==> run a <==
Design processor_arm, start of the top module:
module processor_arm #(parameter N = 64)
							(input logic CLOCK_50, reset,
							output logic [N-1:0] IM_addr,
							input  logic [31:0] IM_readData,
							output logic [N-1:0] DM_writeData, DM_addr,
							output logic DM_writeEnable, DM_readEnable,
							input  logic [N-1:0] DM_readData);
clock: 9.43 ns
lec_check: 0
cap_margin: 20
core_margin: 2
core_utilization: 71
cts_cluster_diameter: 50
cts_cluster_size: 10
place_density_lb_addon: 0.24
slew_margin: 20
tns_end_percent: 5
run.sh (not shown) runs the stock make flow with config.mk's settings and CLKGATE_MAP_FILE=.
==> run b (differences from run a) <==
Settings changed: CORE_UTILIZATION 71 to 57, CTS_CLUSTER_DIAMETER 50 to not set, CTS_CLUSTER_SIZE 10 to not set, PLACE_DENSITY_LB_ADDON 0.24 to not set, TNS_END_PERCENT 5 to not set.
==> flow/constraint.sdc (replaced) <==
create_clock -name core_clock -period 5.44 [get_ports {CLOCK_50}]
set_input_delay 1.0880 -clock core_clock [delete_from_list [all_inputs] [get_ports {CLOCK_50}]]
set_output_delay 1.0880 -clock core_clock [all_outputs]
set_load 0.01 [all_outputs]
==> run c (differences from run a) <==
Settings changed: ABC_AREA set to 1, CELL_PAD_IN_SITES_GLOBAL_PLACEMENT set to 1, CORE_ASPECT_RATIO set to 0.52, CORE_UTILIZATION 71 to 40, CTS_CLUSTER_DIAMETER 50 to not set, CTS_CLUSTER_SIZE 10 to not set, PLACE_DENSITY_LB_ADDON 0.24 to not set, TNS_END_PERCENT 5 to not set.
==> flow/constraint.sdc (replaced) <==
create_clock -name core_clock -period 10.0 [get_ports {CLOCK_50}]
set_input_delay 2.0000 -clock core_clock [delete_from_list [all_inputs] [get_ports {CLOCK_50}]]
set_output_delay 2.0000 -clock core_clock [all_outputs]
set_load 0.01 [all_outputs]
==> results.py <==
# Synthesis and PnR figures
metrics = {
    "final_timing": {
        "slew_headroom": 0.137,
        "setup_violations": 0,
    },
    "die": {
        "nWellTaps": 4389,
    },
    "route": {
        "met1Wirelength_um": 267000,
        "via_count": 112884,
        "drt-initial-drc-count": 16998,
    },
    "run_status": {
        "outcome": "finished clean",
    },
    "layout": {
        "regArea_sq_mm": 0.0776,
    },
    "synthesis": {
        "yosys-stat-area_sq_mm": 0.132,
    },
    "power_and_ir_drop": {
        "power.leakage_nw": 56.6,
    },
}
-- figures above: run c

==> results.py <==
# Synthesis and PnR figures
metrics = {
    "final_timing": {
        "slew_headroom": 0.112,
        "layout_setup_ws_ps": -1630,
        "setup_violations": 17,
    },
    "route": {
        "drt-initial-drc-count": 12738,
        "via_count": 94952,
    },
    "layout": {
        "comb_cells": 6477,
        "nFillCells": 15939,
    },
    "run_status": {
        "outcome": "finished with violations",
        "so.violations": "negative setup slack",
    },
    "power_and_ir_drop": {
        "power.leakage_nw": 56.6,
    },
}
-- figures above: run b

==> results.py <==
# Synthesis and PnR figures
metrics = {
    "run_status": {
        "outcome": "finished clean",
    },
    "layout": {
        "regArea_sq_mm": 0.0776,
    },
    "final_timing": {
        "setup_violations": 0,
        "slew_headroom": 0.157,
    },
    "route": {
        "drt-initial-drc-count": 16531,
        "met1Wirelength_um": 136000,
        "via_count": 94473,
    },
    "synthesis": {
        "yosys-stat-area_sq_mm": 0.128,
    },
    "power_and_ir_drop": {
        "power.leakage_nw": 51.7,
    },
    "clock_network": {
        "clock_path_buffers": 4,
    },
}
-- figures above: run a


==> build 29 <==
==> flow/design.v <==
module adder #(parameter N = 64)
					(input logic [N-1:0] a, b,
					output logic [N-1:0] y);
	assign y = a + b;
endmodule
module alu (input logic [63:0] a, input logic [63:0] b, input logic [3:0] ALUControl,
				output logic [63:0] result, output logic zero);
	always_comb begin
		casez(ALUControl)
			4'b0000: result = a & b;
			4'b0001: result = a | b;
			4'b0010: result = a + b;
			4'b0110: result = a - b;
			4'b0111: result = b;
			default : result = 64'b1;
		endcase
		zero = result === '0 ? '1 : '0;
	end
endmodule
module aludec (input  logic [10:0] funct,  
					input  logic [1:0]  aluop,  
					output logic [3:0] alucontrol);  				
	always_comb
		if (aluop == 2'b00) alucontrol = 4'b0010;			 
		else if (aluop == 2'b01) alucontrol = 4'b0111; 	 
		else if((aluop == 2'b10)  & (funct == 11'b10001011000)) alucontrol = 4'b0010;	 
		else if((aluop == 2'b10)  & (funct == 11'b11001011000)) alucontrol = 4'b0110;	 
		else if((aluop == 2'b10)  & (funct == 11'b10001010000)) alucontrol = 4'b0000;	 
		else if((aluop == 2'b10)  & (funct == 11'b10101010000)) alucontrol = 4'b0001;	 
		else if((aluop == 2'b10)  & (funct == 11'b10010001000 || funct == 11'b10010001001)) alucontrol = 4'b0010;  
		else if((aluop == 2'b10)  & (funct == 11'b11010001000 || funct == 11'b11010001001)) alucontrol = 4'b0110;  
		else alucontrol = 4'b0000;
endmodule
module maindec(
    input logic [10:0] Op,
    output logic Reg2Loc, 
    output logic ALUSrc, 
    output logic MemtoReg, 
    output logic RegWrite, 
    output logic MemRead, 
    output logic MemWrite, 
    output logic Branch,
    output logic [1:0] ALUOp
);
    always_comb begin
        casez (Op)
            11'b111_1100_0010: {Reg2Loc, ALUSrc, MemtoReg, RegWrite, MemRead, MemWrite, Branch, ALUOp} = 9'b011110000; 
            11'b111_1100_0000: {Reg2Loc, ALUSrc, MemtoReg, RegWrite, MemRead, MemWrite, Branch, ALUOp} = 9'b110001000;
            11'b101_1010_0???: {Reg2Loc, ALUSrc, MemtoReg, RegWrite, MemRead, MemWrite, Branch, ALUOp} = 9'b100000101;
            11'b100_0101_1000, 
            11'b110_0101_1000, 
            11'b100_0101_0000, 
            11'b101_0101_0000: {Reg2Loc, ALUSrc, MemtoReg, RegWrite, MemRead, MemWrite, Branch, ALUOp} = 9'b000100010;
				11'b100_1000_100?,
				11'b110_1000_100?: {Reg2Loc, ALUSrc, MemtoReg, RegWrite, MemRead, MemWrite, Branch, ALUOp} = 9'b010100010;
            default: {Reg2Loc, ALUSrc, MemtoReg, RegWrite, MemRead, MemWrite, Branch, ALUOp} = 9'b000000000;
        endcase
    end
endmodule
module controller(input logic [10:0] instr,
						output logic [3:0] AluControl,						
						output logic reg2loc, regWrite, AluSrc, Branch,
											memtoReg, memRead, memWrite);
	logic [1:0] AluOp_s;
	maindec 	decPpal 	(.Op(instr), 
							.Reg2Loc(reg2loc), 
							.ALUSrc(AluSrc), 
							.MemtoReg(memtoReg), 
							.RegWrite(regWrite), 
							.MemRead(memRead), 
							.MemWrite(memWrite), 
							.Branch(Branch), 
							.ALUOp(AluOp_s));	
	aludec 	decAlu 	(.funct(instr), 
							.aluop(AluOp_s), 
							.alucontrol(AluControl));
endmodule
module flopr #(parameter N = 64) (input logic clk,
					input logic reset,
					input logic [N-1:0] d,
					output logic [N-1:0] q);
			always_ff @(posedge clk, posedge reset)
				if (reset) q <= 4'b0;
				else q <= d;
endmodule
module mux2 #(parameter N = 64)
				(input logic [N-1:0] d0, d1,
				input logic s,
				output logic [N-1:0] y);
	assign y = s ? d1 : d0;
endmodule
module sl2 #(parameter N = 64)
				(input logic [N-1:0] a,					
				output logic [N-1:0] y);
	assign y[0] = 1'b0;
	assign y[1] = 1'b0;
	assign y[63:2] = a[61:0];
endmodule
module signext(input logic [31:0] a, output logic [63:0] y);
	always_comb
		casez(a[31:21])
			11'b11111000010,  
			11'b11111000000:  
				y = {{55{a[20]}}, a[20:12]};  
			11'b10110100???:  
				y = {{45{a[23]}}, a[23:5]};  
			11'b100_1000_100?, 11'b110_1000_100?:  
				y = {{52{a[21]}}, a[21:10]};  
			default: y = 0;
		endcase
endmodule
module regfile(input logic clk, input logic we3, input logic [4:0] ra1,
					input logic [4:0] ra2, input logic [4:0] wa3, input logic [63:0] wd3,
					output logic [63:0] rd1, output logic [63:0] rd2);
	logic [63:0] registers [0:30];
	always @(*) begin
	  rd1 <= (ra1 == 5'd31) ? 64'd0 : registers[ra1];
	  rd2 <= (ra2 == 5'd31) ? 64'd0 : registers[ra2];
	end
	always_ff @(posedge clk) begin
	  if (we3 == 1 && wa3 != 5'd31) begin
			registers[wa3] <= wd3;
	  end
	end
endmodule
module fetch #(parameter N = 64)(input logic PCSrc_F,clk,reset,
					input logic [N-1:0] PCBranch_F,
					output logic [N-1:0] imem_addr_F);
	logic [N-1:0] add_out;
	logic [N-1:0] mux2_out;
	mux2 #(N) mux(add_out, PCBranch_F, PCSrc_F, mux2_out);
	flopr #(N) pc(clk, reset, mux2_out, imem_addr_F);
	adder #(N) add(imem_addr_F, N'('d4), add_out);
endmodule
module decode #(parameter N = 64)
					(input logic regWrite_D, reg2loc_D, clk,
					input logic [N-1:0] writeData3_D,
					input logic [31:0] instr_D,
					output logic [N-1:0] signImm_D, readData1_D, readData2_D, 
					input logic [4:0] wa3_D);  
	logic [4:0] ra2;			
	mux2 	#(5) 	ra2mux	(.d0(instr_D[20:16]), .d1(instr_D[4:0]), .s(reg2loc_D), .y(ra2));
	regfile 		registers(.clk(clk), .we3(regWrite_D), .ra1(instr_D[9:5]), .ra2(ra2), .wa3(wa3_D), 
								 .wd3(writeData3_D), .rd1(readData1_D), .rd2(readData2_D));
	signext 		ext		(.a(instr_D), .y(signImm_D));	
endmodule
module execute #(parameter N = 64)  
(
					input logic AluSrc,
					input logic [3:0] AluControl,
					input logic [N-1:0] PC_E, signImm_E, readData1_E, readData2_E,
					output logic [N-1:0] PCBranch_E, aluResult_E, writeData_E,
					output logic zero_E
	);
	logic [N-1:0] MUX_out;
	logic [N-1:0] sl2_out;
	sl2 sl2(signImm_E,sl2_out);
	mux2 mux(readData2_E, signImm_E, AluSrc, MUX_out);
	adder adder(PC_E,sl2_out,PCBranch_E);
	alu alu(readData1_E,MUX_out,AluControl,aluResult_E, zero_E);
	assign writeData_E = readData2_E;
endmodule
module memory 	(input logic Branch_M, zero_M,					
					output logic PCSrc_M);
	assign PCSrc_M = Branch_M & zero_M;
endmodule
module writeback #(parameter N = 64)
					(input logic [N-1:0] aluResult_W, DM_readData_W,
					input logic memtoReg,
					output logic [N-1:0] writeData3_W);					
	mux2 #(64) MtoRmux (.d0(aluResult_W), .d1(DM_readData_W), .s(memtoReg), .y(writeData3_W));
endmodule
module datapath #(parameter N = 64)
					(input logic reset, clk,
					input logic reg2loc,									
					input logic AluSrc,
					input logic [3:0] AluControl,
					input logic	Branch,
					input logic memRead,
					input logic memWrite,
					input logic regWrite,	
					input logic memtoReg,									
					input logic [31:0] IM_readData,
					input logic [N-1:0] DM_readData,
					output logic [N-1:0] IM_addr, DM_addr, DM_writeData,
					output logic DM_writeEnable, DM_readEnable );					
	logic PCSrc;
	logic [N-1:0] PCBranch_E, aluResult_E, writeData_E, writeData3; 
	logic [N-1:0] signImm_D, readData1_D, readData2_D;
	logic zero_E;
	logic [95:0] qIF_ID;
	logic [270:0] qID_EX;
	logic [202:0] qEX_MEM;
	logic [134:0] qMEM_WB;
	fetch 	#(64) 	FETCH 	(.PCSrc_F(PCSrc),
										.clk(clk),
										.reset(reset),
										.PCBranch_F(qEX_MEM[197:134]),
										.imem_addr_F(IM_addr));								
	flopr 	#(96)		IF_ID 	(.clk(clk),
										.reset(reset), 
										.d({IM_addr, IM_readData}),
										.q(qIF_ID));
	decode 	#(64) 	DECODE 	(.regWrite_D(qMEM_WB[134]),
										.reg2loc_D(reg2loc), 
										.clk(clk),
										.writeData3_D(writeData3),
										.instr_D(qIF_ID[31:0]), 
										.signImm_D(signImm_D), 
										.readData1_D(readData1_D),
										.readData2_D(readData2_D),
										.wa3_D(qMEM_WB[4:0]));				
	flopr 	#(271)	ID_EX 	(.clk(clk),
										.reset(reset), 
										.d({AluSrc, AluControl, Branch, memRead, memWrite, regWrite, memtoReg,	
											qIF_ID[95:32], signImm_D, readData1_D, readData2_D, qIF_ID[4:0]}),
										.q(qID_EX));	
	execute 	#(64) 	EXECUTE 	(.AluSrc(qID_EX[270]),
										.AluControl(qID_EX[269:266]),
										.PC_E(qID_EX[260:197]), 
										.signImm_E(qID_EX[196:133]), 
										.readData1_E(qID_EX[132:69]), 
										.readData2_E(qID_EX[68:5]), 
										.PCBranch_E(PCBranch_E), 
										.aluResult_E(aluResult_E), 
										.writeData_E(writeData_E), 
										.zero_E(zero_E));											
	flopr 	#(203)	EX_MEM 	(.clk(clk),
										.reset(reset), 
										.d({qID_EX[265:261], PCBranch_E, zero_E, aluResult_E, writeData_E, qID_EX[4:0]}),
										.q(qEX_MEM));	
	memory				MEMORY	(.Branch_M(qEX_MEM[202]), 
										.zero_M(qEX_MEM[133]), 
										.PCSrc_M(PCSrc));
	assign DM_writeData = qEX_MEM[68:5];
	assign DM_addr = qEX_MEM[132:69];
	assign DM_writeEnable = qEX_MEM[200];
	assign DM_readEnable = qEX_MEM[201];
	flopr 	#(135)	MEM_WB 	(.clk(clk),
										.reset(reset), 
										.d({qEX_MEM[199:198], qEX_MEM[132:69],	DM_readData, qEX_MEM[4:0]}),
										.q(qMEM_WB));
	writeback #(64) 	WRITEBACK (.aluResult_W(qMEM_WB[132:69]), 
										.DM_readData_W(qMEM_WB[68:5]), 
										.memtoReg(qMEM_WB[133]), 
										.writeData3_W(writeData3));		
endmodule
module processor_arm #(parameter N = 64)
							(input logic CLOCK_50, reset,
							output logic [N-1:0] IM_addr,
							input  logic [31:0] IM_readData,
							output logic [N-1:0] DM_writeData, DM_addr,
							output logic DM_writeEnable, DM_readEnable,
							input  logic [N-1:0] DM_readData);
	logic [31:0] q;
	logic [3:0] AluControl;
	logic reg2loc, regWrite, AluSrc, Branch, memtoReg, memRead, memWrite;
	logic [10:0] instr;
	assign q = IM_readData;
	controller 		c 			(.instr(instr), 
									.AluControl(AluControl), 
									.reg2loc(reg2loc), 
									.regWrite(regWrite), 
									.AluSrc(AluSrc), 
									.Branch(Branch),
									.memtoReg(memtoReg), 
									.memRead(memRead), 
									.memWrite(memWrite));
	datapath #(64) dp 		(.reset(reset), 
									.clk(CLOCK_50), 
									.reg2loc(reg2loc), 
									.AluSrc(AluSrc), 
									.AluControl(AluControl), 
									.Branch(Branch), 
									.memRead(memRead),
									.memWrite(memWrite), 
									.regWrite(regWrite), 
									.memtoReg(memtoReg), 
									.IM_readData(q), 
									.DM_readData(DM_readData), 
									.IM_addr(IM_addr), 
									.DM_addr(DM_addr), 
									.DM_writeData(DM_writeData), 
									.DM_writeEnable(DM_writeEnable), 
									.DM_readEnable(DM_readEnable));				
	flopr #(11)		IF_ID_TOP(.clk(CLOCK_50),
									.reset(reset), 
									.d(q[31:21]), 
									.q(instr));
endmodule
==> flow/run.sh <==
#!/bin/bash
# the make line also repeats each setting of config.mk as NAME=value (left out here)
make -C /OpenROAD-flow-scripts/flow DESIGN_CONFIG=/design/flow/config.mk WORK_HOME=/design/flow/orfs CLKGATE_MAP_FILE= finish
==> flow/config.mk <==
export PLATFORM = sky130hd
export DESIGN_NAME = processor_arm
export DESIGN_NICKNAME = processor_arm
export VERILOG_FILES = /design/flow/design.v
export SDC_FILE = /design/flow/constraint.sdc
export NUM_CORES = 4
export LEC_CHECK = 0
export CAP_MARGIN = 20
export CORE_MARGIN = 2
export CORE_UTILIZATION = 72
export CTS_CLUSTER_SIZE = 36
export SETUP_SLACK_MARGIN = -0.55
export SLEW_MARGIN = 20
==> flow/constraint.sdc <==
create_clock -name core_clock -period 5.93 [get_ports {CLOCK_50}]
set_input_delay 1.1860 -clock core_clock [delete_from_list [all_inputs] [get_ports {CLOCK_50}]]
set_output_delay 1.1860 -clock core_clock [all_outputs]
set_load 0.01 [all_outputs]
==> inputs of build 36, as changes to build 29 <==
--- a/flow/config.mk
+++ b/flow/config.mk
@@ -9,5 +9,9 @@
 export CORE_MARGIN = 2
-export CORE_UTILIZATION = 72
-export CTS_CLUSTER_SIZE = 36
-export SETUP_SLACK_MARGIN = -0.55
+export CORE_UTILIZATION = 70
+export CTS_CLUSTER_DIAMETER = 219
+export CTS_CLUSTER_SIZE = 13
+export GPL_ROUTABILITY_DRIVEN = 0
+export PLACE_DENSITY_LB_ADDON = 0.06
+export SETUP_SLACK_MARGIN = -0.13
 export SLEW_MARGIN = 20
+export TNS_END_PERCENT = 100
==> flow/constraint.sdc (replaced) <==
create_clock -name core_clock -period 5.27 [get_ports {CLOCK_50}]
set_input_delay 1.0540 -clock core_clock [delete_from_list [all_inputs] [get_ports {CLOCK_50}]]
set_output_delay 1.0540 -clock core_clock [all_outputs]
set_load 0.01 [all_outputs]
==> inputs of trial 27, as changes to build 29 <==
--- a/flow/config.mk
+++ b/flow/config.mk
@@ -9,5 +9,3 @@
 export CORE_MARGIN = 2
-export CORE_UTILIZATION = 72
-export CTS_CLUSTER_SIZE = 36
-export SETUP_SLACK_MARGIN = -0.55
+export CORE_UTILIZATION = 40
 export SLEW_MARGIN = 20
==> flow/constraint.sdc (replaced) <==
create_clock -name core_clock -period 9.5 [get_ports {CLOCK_50}]
set_input_delay 1.9000 -clock core_clock [delete_from_list [all_inputs] [get_ports {CLOCK_50}]]
set_output_delay 1.9000 -clock core_clock [all_outputs]
set_load 0.01 [all_outputs]
==> comparison <==
Of build 36 and build 29, build 29 has the higher clock skew (gap 0.022 ns).
Flip-flop count is the same in build 36 and trial 27.
Hold slack: build 29 > build 36 > trial 27.
Core utilization: trial 27 < build 36 < build 29.
Via count: trial 27 < build 36 < build 29.
Sequential power, highest first: build 36, build 29, trial 27.
Critical path depth is the same in build 36 and build 29.
Die area: build 29 < build 36 < trial 27.
Cell area, lowest first: trial 27, build 29, build 36.
Build 36 finished with setup timing left. Build 29 reached the layout checks and failed them: setup timing. Trial 27 produced a clean layout.
==> figures <==
quantity                                                            build 29                  build 36     trial 27
Outcome                                             finished with violations  finished with violations  no timing/DRC/antenna violations
Violated checks                                                 setup timing              setup timing            -
Dpl cells                                                              12729                     12844        13925
MI comb area                                                     0.0467 mm^2               0.0476 mm^2  0.0465 mm^2
Count of tool warnings                                                    67                        42          108
Share of cell area taken by flip-flops and latches                     52.9%                     52.9%        53.7%
Highest net fanout along the worst path                                    4                         6           52
Total wire length                                                     456 mm                    435 mm       444 mm
Achievable Freq                                                      136 MHz                   140 MHz      111 MHz
Global-route usage over all layers                                     50.3%                     46.6%        26.7%
Setup clock skew after layout                                      0.0564 ns                 0.0348 ns    0.0507 ns
Clock buffer cells                                                       389                       345          402
Cell internal pwr                                                    36.2 mW                   37.9 mW      22.6 mW
CTS max path bufs                                                          4                         3            4
Plain + repair buffers                                                  1127                      1281          480
Final hold slack                                                    0.345 ns                  0.345 ns     0.334 ns
Fill cell instance count of the final layout                            8663                      9712        27985
Combinational cell power                                             9.48 mW                   11.1 mW      4.78 mW
GR Util met2                                                           72.4%                     66.9%        41.1%
Non-clock buffering overhead                                           7.05%                     8.17%        3.37%
Power is estimated from default activity; no workload was simulated.
